== garnet ==
Design ALU, start of the top module:
module ALU #(
    parameter DATA_W = 32
)
(
    input                       i_clk,    
    input                       i_rst_n,  
    input                       i_valid,  
    input [DATA_W - 1 : 0]      i_A,      
    input [DATA_W - 1 : 0]      i_B,      
    input [         2 : 0]      i_inst,   
    output [2*DATA_W - 1 : 0]   o_data,   
    output                      o_done    
);
    parameter S_IDLE           = 2'd0;
    parameter S_ONE_CYCLE_OP   = 2'd1;
    parameter S_MULTI_CYCLE_OP = 2'd2;
    reg  [         1: 0] state, state_nxt;  
    reg  [  DATA_W-1: 0] operand_a, operand_a_nxt;
    reg  [  DATA_W-1: 0] operand_b, operand_b_nxt;
    reg  [         2: 0] inst, inst_nxt;
    wire [  DATA_W-1: 0] add_buf, sub_buf;
    reg  [  2*DATA_W: 0] shift_reg, shift_reg_nxt;
    reg                  done, done_nxt;
    reg  [         4: 0] counter;
    assign add_buf = operand_a + operand_b;
    assign sub_buf = operand_a - operand_b;
    assign o_data = shift_reg[ 2*DATA_W-1: 0];
    assign o_done = done;
    always @(*) begin
        if (i_valid) begin
            operand_a_nxt = i_A;
            operand_b_nxt = i_B;
            inst_nxt      = i_inst;
        end
        else begin
            operand_a_nxt = operand_a;
            operand_b_nxt = operand_b;
            inst_nxt      = inst;
        end
    end
    always @(*) begin
        case(state)
            S_IDLE           :  begin
                if (i_valid) state_nxt = (i_inst >= 6 ) ? S_MULTI_CYCLE_OP : S_ONE_CYCLE_OP;
                else state_nxt = state;
            end
            S_ONE_CYCLE_OP   :  state_nxt = S_IDLE;
            S_MULTI_CYCLE_OP :  state_nxt = (counter == 31) ? S_IDLE : state;           
            default : state_nxt = state;
        endcase
    end
    always @(posedge i_clk) begin 
        counter <= (state == S_MULTI_CYCLE_OP) ? counter + 5'd1 : 5'd0;
    end
    always @(*) begin
        shift_reg_nxt = shift_reg;
        case (state)
            S_IDLE          : begin
                shift_reg_nxt = 65'b0;
                done_nxt = 1'b0;
            end
            S_ONE_CYCLE_OP  : begin
                case (inst)
                    3'd0    : begin
  ...
Size: roughly 2,500 cells after synthesis, ~140 flip-flops, roughly 140 I/O pins, roughly 0.018 mm2 of cells after synthesis.
clock: 3.62 ns
lec_check: 0
abc_area: 0
cap_margin: 15
cell_pad_in_sites_detail_placement: 0
core_aspect_ratio: 1.02
core_margin: 2
core_utilization: 70
cts_cluster_size: 14
gpl_routability_driven: 1
gpl_timing_driven: 1
max_routing_layer: met5
place_density: 0.78
setup_slack_margin: -0.19
slew_margin: 35
run.sh (not shown) runs the stock make flow with config.mk's settings and CLKGATE_MAP_FILE=.
garnet -> stages 100% | layout checks FAIL | setup timing
Relative to garnet, the following input files were edited for amber:
# garnet
export LEC_CHECK = 0
export ABC_AREA = 0
export CAP_MARGIN = 15
export CELL_PAD_IN_SITES_DETAIL_PLACEMENT = 0
export CORE_ASPECT_RATIO = 1.02
export CORE_MARGIN = 2
export CORE_UTILIZATION = 70
export CTS_CLUSTER_SIZE = 14
export GPL_ROUTABILITY_DRIVEN = 1
export GPL_TIMING_DRIVEN = 1
export MAX_ROUTING_LAYER = met5
export PLACE_DENSITY = 0.78
export SETUP_SLACK_MARGIN = -0.19
export SLEW_MARGIN = 35
create_clock -name core_clock -period 3.62 [get_ports {i_clk}]
# amber
export LEC_CHECK = 0
export CAP_MARGIN = 20
export CORE_MARGIN = 2
export CORE_UTILIZATION = 72
export SETUP_SLACK_MARGIN = 1.09
export SLEW_MARGIN = 20
export TNS_END_PERCENT = 5
create_clock -name core_clock -period 3.64 [get_ports {i_clk}]
Results
Per the comparison of amber with garnet, post-placement worst setup slack closely matched the old numbers, standard cell core area decreased by 510 um2 relative to the old numbers, starting density of the core increased by 1.4 points relative to the old numbers. amber is listed as incomplete: the tool reported an error in 5_1_grt and the run ended there.
Setup changes, amber to onyx
# amber
export LEC_CHECK = 0
export CAP_MARGIN = 20
export CORE_MARGIN = 2
export CORE_UTILIZATION = 72
export SETUP_SLACK_MARGIN = 1.09
export SLEW_MARGIN = 20
export TNS_END_PERCENT = 5
create_clock -name core_clock -period 3.64 [get_ports {i_clk}]
# onyx
export LEC_CHECK = 0
export CAP_MARGIN = 20
export CORE_MARGIN = 2
export CORE_UTILIZATION = 45
export SLEW_MARGIN = 20
create_clock -name core_clock -period 3.64 [get_ports {i_clk}]
## What came out
- Summary of onyx and amber: one run falls short of a clean finish, namely amber.
- Of the two candidates, amber has the worse post-place setup slack and onyx the better one.
- Number of instances in the synthesized netlist: amber vs onyx identical
- Changes observed in onyx relative to amber: synthesis area per yosys essentially unchanged, core footprint increased 0.015 mm2, I/O pin count essentially unchanged.
- onyx vs amber, area after detailed placement went up by 6.2%.
- Compared amber against onyx; count of buffers from port buffering within noise.
- onyx gives more die area than amber did.
> inputs changed (onyx -> juniper)
# onyx
export LEC_CHECK = 0
export CAP_MARGIN = 20
export CORE_MARGIN = 2
export CORE_UTILIZATION = 45
export SLEW_MARGIN = 20
create_clock -name core_clock -period 3.64 [get_ports {i_clk}]
# juniper
export LEC_CHECK = 0
export CAP_MARGIN = 20
export CORE_MARGIN = 2
export CORE_UTILIZATION = 70
export CTS_CLUSTER_SIZE = 35
export SLEW_MARGIN = 20
create_clock -name core_clock -period 3.3 [get_ports {i_clk}]
### Flow results
- onyx went all the way through the flow, and no timing, DRC or antenna check failed.
- juniper terminated abnormally: 5_1_grt reported GRT-0232.
- The number of nets at floorplan was comparable across juniper and onyx.
- juniper -> onyx: yosys stat cell total delta 0, exact match
- In the metrics for juniper and onyx, the one carrying the higher count of instances resized after the clock tree is built is juniper.
- From juniper to onyx, synthesized cell count did not move at all.
- NOTE: cell count after placement in juniper falls short of that of onyx
- Measured against each other, juniper and onyx differ in height of the die, the higher figure coming from onyx.
- Taking juniper over onyx, the half-perimeter wire length of the detailed placement result ratio works out to 0.849.
- Measured against onyx, the die size of juniper comes out at 0.65 times the reference value.
#### Input delta (fjord over juniper)
# juniper
export LEC_CHECK = 0
export CAP_MARGIN = 20
export CORE_MARGIN = 2
export CORE_UTILIZATION = 70
export CTS_CLUSTER_SIZE = 35
export SLEW_MARGIN = 20
create_clock -name core_clock -period 3.3 [get_ports {i_clk}]
# fjord
export LEC_CHECK = 0
export CAP_MARGIN = 20
export CORE_MARGIN = 2
export CORE_UTILIZATION = 51
export CTS_CLUSTER_DIAMETER = 107
export CTS_CLUSTER_SIZE = 76
export GPL_TIMING_DRIVEN = 0
export MAX_ROUTING_LAYER = met4
export SLEW_MARGIN = 20
create_clock -name core_clock -period 3.37 [get_ports {i_clk}]
[summary]
Although fjord finished all stages, its layout failed final checks on setup timing. juniper did not finish; the tool stopped in 5_1_grt with error GRT-0232. Placer's final routability congestion estimate: fjord vs juniper down 9.3%. Going from juniper to fjord, placed instance area shrank by a few percent. Number of gates resized after CTS (lower): juniper. Compare fjord and juniper | post-detailed-placement half-perimeter wirelength higher: fjord. Relative to juniper, count of buffers inserted at the top-level ports has decreased by 1 in fjord. Setup fix buffers added after clock tree synthesis in fjord vs juniper: up 133. Sort fjord and juniper by die width, descending, and fjord comes first. Diff juniper -> fjord | initial cell density of the core | decrease of 19 points. Diff juniper..fjord | share of synthesized area occupied by flip-flops and latches | unchanged.
### fjord -> indigo
# fjord
export LEC_CHECK = 0
export CAP_MARGIN = 20
export CORE_MARGIN = 2
export CORE_UTILIZATION = 51
export CTS_CLUSTER_DIAMETER = 107
export CTS_CLUSTER_SIZE = 76
export GPL_TIMING_DRIVEN = 0
export MAX_ROUTING_LAYER = met4
export SLEW_MARGIN = 20
create_clock -name core_clock -period 3.37 [get_ports {i_clk}]
# indigo
export LEC_CHECK = 0
export CAP_MARGIN = 20
export CORE_MARGIN = 2
export CORE_UTILIZATION = 19
export SLEW_MARGIN = 20
create_clock -name core_clock -period 5.15 [get_ports {i_clk}]
Findings:
indigo ran to completion and came out clean on the timing, DRC and antenna checks.
Compared with fjord, indigo is the less power-hungry design.
When the final numbers for indigo and fjord were put side by side, the proportion of power drawn by flip-flops and latches turned out to be greater in indigo.
In indigo, the fraction of area in registers came out 2.2 points above the value in fjord.
[compare] base=fjord new=indigo: final hold slack went up by 0.36 ns, worst setup timing slack at the placement stage higher, proportion of power drawn by combinational gates decreased by 7.3 points relative to the old numbers.
indigo vs. fjord: area of the multi-input gates went down about 12%, count of fill cells added during filler insertion went up 8,130, utilization went down 49 points.
Power figures rest on the tool's default switching activity, not on a simulated workload.
